Design fpu16_top, start of the top module:
module fpu16_top(
    input         aclk,
    input  [15:0] a,
    input  [15:0] b,
    input         a_valid,
    input         b_valid,
    output [15:0] add_result,
    output        add_valid,
    output [15:0] sub_result,
    output        sub_valid,
    output [15:0] mul_result,
    output        mul_valid,
    output [7:0]  cmp_result,
    output        cmp_valid
    );
make LEC_CHECK=0 ABC_AREA=1 CAP_MARGIN=15 CELL_PAD_IN_SITES_GLOBAL_PLACEMENT=3 CORE_ASPECT_RATIO=1.3 CORE_MARGIN=2 CORE_UTILIZATION=26 CTS_CLUSTER_SIZE=52 GPL_ROUTABILITY_DRIVEN=1 HOLD_SLACK_MARGIN=0.17 MIN_ROUTING_LAYER=met2 PLACE_DENSITY_LB_ADDON=0.16 SETUP_SLACK_MARGIN=1.29 SLEW_MARGIN=20 finish   # period 8.0 ns
run.sh (not shown) runs the stock make flow with config.mk's settings and CLKGATE_MAP_FILE=.
Rerun with:
- ABC_AREA: 1 -> unset
- CAP_MARGIN: 15 -> 20
- CELL_PAD_IN_SITES_GLOBAL_PLACEMENT: 3 -> unset
- CORE_ASPECT_RATIO: 1.3 -> unset
- CORE_UTILIZATION: 26 -> 40
- CTS_CLUSTER_SIZE: 52 -> unset
- GPL_ROUTABILITY_DRIVEN: 1 -> unset
- HOLD_SLACK_MARGIN: 0.17 -> unset
- MIN_ROUTING_LAYER: met2 -> unset
- PLACE_DENSITY_LB_ADDON: 0.16 -> unset
- SETUP_SLACK_MARGIN: 1.29 -> unset
- clock period: 8.0 -> 7.96 ns (I/O delays scaled with it)
The new run completed with no timing, DRC or antenna violations; utilization increases by 17 points; count of clock-buffer cells in the layout decreases by 11; routed wire length falls by about 20%; sequential share of layout area came out higher by 0.90 points; design area decreases by about 2.6%; worst setup slack is worse by 0.55 ns; power shrinks by 5.7%.
Rerun with:
- CORE_UTILIZATION: 40 -> 72
- CTS_CLUSTER_SIZE: unset -> 46
- PLACE_DENSITY: unset -> 0.7
- clock period: 7.96 -> 7.55 ns (I/O delays scaled with it)
The changed run died in global routing (GRT-0232).
Synthesized cell count stays the same.
Area after synthesis does not change.
Die size goes down by about 44%.
Rerun with:
- CORE_UTILIZATION: 72 -> 61
- CTS_CLUSTER_SIZE: 46 -> unset
- PLACE_DENSITY: 0.7 -> unset
- SETUP_SLACK_MARGIN: unset -> 1.36
- clock period: 7.55 -> 5.51 ns (I/O delays scaled with it)
With this change the flow completed, yet does not pass: setup timing.
Die size grows by 18%.
Area after synthesis stays the same.
Synthesized cell count does not change.

== v12 ==
Starting RTL as in the previous note.
make LEC_CHECK=0 CAP_MARGIN=20 CORE_MARGIN=2 CORE_UTILIZATION=40 GPL_ROUTABILITY_DRIVEN=0 HOLD_SLACK_MARGIN=0.17 SLEW_MARGIN=20 finish   # period 8.0 ns
#### Input delta (v59 over v12)
Settings: a change of CAP_MARGIN from 20 to 15; a change of CORE_UTILIZATION from 40 to 26; an added CORE_ASPECT_RATIO of 0.51; an added SETUP_SLACK_MARGIN of -0.79; an added PLACE_DENSITY_LB_ADDON of 0.16; a change of GPL_ROUTABILITY_DRIVEN from 0 to 1; an added CELL_PAD_IN_SITES_GLOBAL_PLACEMENT of 3; an added MIN_ROUTING_LAYER of met2.
Findings:
Ran to the end and failed final checks on setup timing: v59. Relative to v12, the number of gates resized after cts measured on v59 has decreased by more than 10%. Taking v12 as the reference, in v59 worst slack on hold paths up 15 ps; sequential group share of total power went down by 1.4 points. Relative to v12, the final cell area reported for v59 is higher. Initial DRC count (v59 / v12): 2.2. v59 vs v12 on wire length per cell: v59 is the higher one. Compare v12 and v59 | met3 demand-to-capacity share in global routing higher: v59. The first-pass GRT wire length of v59 was inferior to that of v12. Summary: with v12 as the reference, post-route total power in v59 moved up by a little under 10%.
Changes in v58 relative to v59:
Settings: clearing SETUP_SLACK_MARGIN, which used to be -0.79; putting MAX_ROUTING_LAYER at met4 where nothing was set; swapping 26 for 24 in CORE_UTILIZATION; clearing MIN_ROUTING_LAYER, which used to be met2; swapping 3 for 1 in CELL_PAD_IN_SITES_GLOBAL_PLACEMENT; clearing GPL_ROUTABILITY_DRIVEN, which used to be 1; swapping 15 for 20 in CAP_MARGIN; clearing HOLD_SLACK_MARGIN, which used to be 0.17; putting CTS_CLUSTER_DIAMETER at 249 where nothing was set; clearing CORE_ASPECT_RATIO, which used to be 0.51; clearing PLACE_DENSITY_LB_ADDON, which used to be 0.16; putting CELL_PAD_IN_SITES_DETAIL_PLACEMENT at 2 where nothing was set.
Findings:
In v58 the implementation completed, yet the final layout does not meet the checks, the culprit being setup timing.
The count of non-CTS buffers in the layout of v58 exceeds that of v59 by 6.4%.
Comparing v58 and v59, routability congestion estimate is lower on v58.
Compared with v59, in v58 hold slack now larger; global routing met3 resource utilization went down 53 points; net switching power figure decreased by 8.5% relative to the old numbers; clock tree buffer count of the final layout +6; critical path depth up 4.
Compared to v59, v58 has worst setup slack 680 ps higher.
Final standard cell area without fillers in v58 vs v59: up 0.0014 mm²
v58 vs. v59: critical path required time essentially unchanged; final critical-path share of the clock period went down by 8.5 points.

fpu16_top again, from the RTL that the note above started with.
Settings: LEC_CHECK=0, CAP_MARGIN=20, CORE_ASPECT_RATIO=0.52, CORE_MARGIN=2, CORE_UTILIZATION=26, GPL_ROUTABILITY_DRIVEN=1, HOLD_SLACK_MARGIN=0.17, MIN_ROUTING_LAYER=met2, PLACE_DENSITY_LB_ADDON=0.16, SETUP_SLACK_MARGIN=-0.79, SLEW_MARGIN=20; clock period 8.0 ns.
The first run produced a layout that fails on setup timing.
Rerun with:
CORE_ASPECT_RATIO = default   (was 0.52)
CORE_UTILIZATION = 58   (was 26)
GPL_ROUTABILITY_DRIVEN = default   (was 1)
HOLD_SLACK_MARGIN = default   (was 0.17)
MIN_ROUTING_LAYER = default   (was met2)
PLACE_DENSITY_LB_ADDON = default   (was 0.16)
SETUP_SLACK_MARGIN = default   (was -0.79)
clock period = 6.84 ns   (was 8.0 ns; I/O delays follow)
Outcome: The changed run ran to the end with violations: setup timing. Non-clock buffer count rose by 60. Routed wire length came out lower by 18%. First-iteration DRC count decreases by 33%. Synthesized area stays the same. Total power grows by 16%.
Rerun with:
CORE_UTILIZATION = 70   (was 58)
SETUP_SLACK_MARGIN = -0.48   (was default)
clock period = 7.04 ns   (was 6.84 ns; I/O delays follow)
=> The changed run finished but failed the layout checks on setup timing. Final area goes down by 3.2%. Via count grows by 14%. Worst hold slack gains 0.0040 ns. Power hardly moves. Global-route usage grows by 14 points. Synthesized area stays the same.
Rerun with:
CORE_UTILIZATION = 72   (was 70)
PLACE_DENSITY = 0.67   (was default)
SETUP_SLACK_MARGIN = default   (was -0.48)
clock period = 6.84 ns   (was 7.04 ns; I/O delays follow)
Outcome: The new run did not get past global routing; synthesized area stays the same; die area shrinks by 2.7%; synthesized cell count does not change.
Rerun with:
CORE_UTILIZATION = 61   (was 72)
PLACE_DENSITY = default   (was 0.67)
SETUP_SLACK_MARGIN = 1.56   (was default)
clock period = 5.67 ns   (was 6.84 ns; I/O delays follow)
=> Now the flow finished but failed the layout checks on setup timing; synthesized area is unchanged; die size came out higher by about 18%; synthesized cell count stays the same.
Rerun with:
CORE_UTILIZATION = 40   (was 61)
SETUP_SLACK_MARGIN = default   (was 1.56)
clock period = 8.0 ns   (was 5.67 ns; I/O delays follow)
After rerunning: With this change the flow completed without violations. Utilization is lower by 31 points. Die size is higher by 51%. Sequential power is lower by 30%.
Power is estimated from default activity; no workload was simulated.
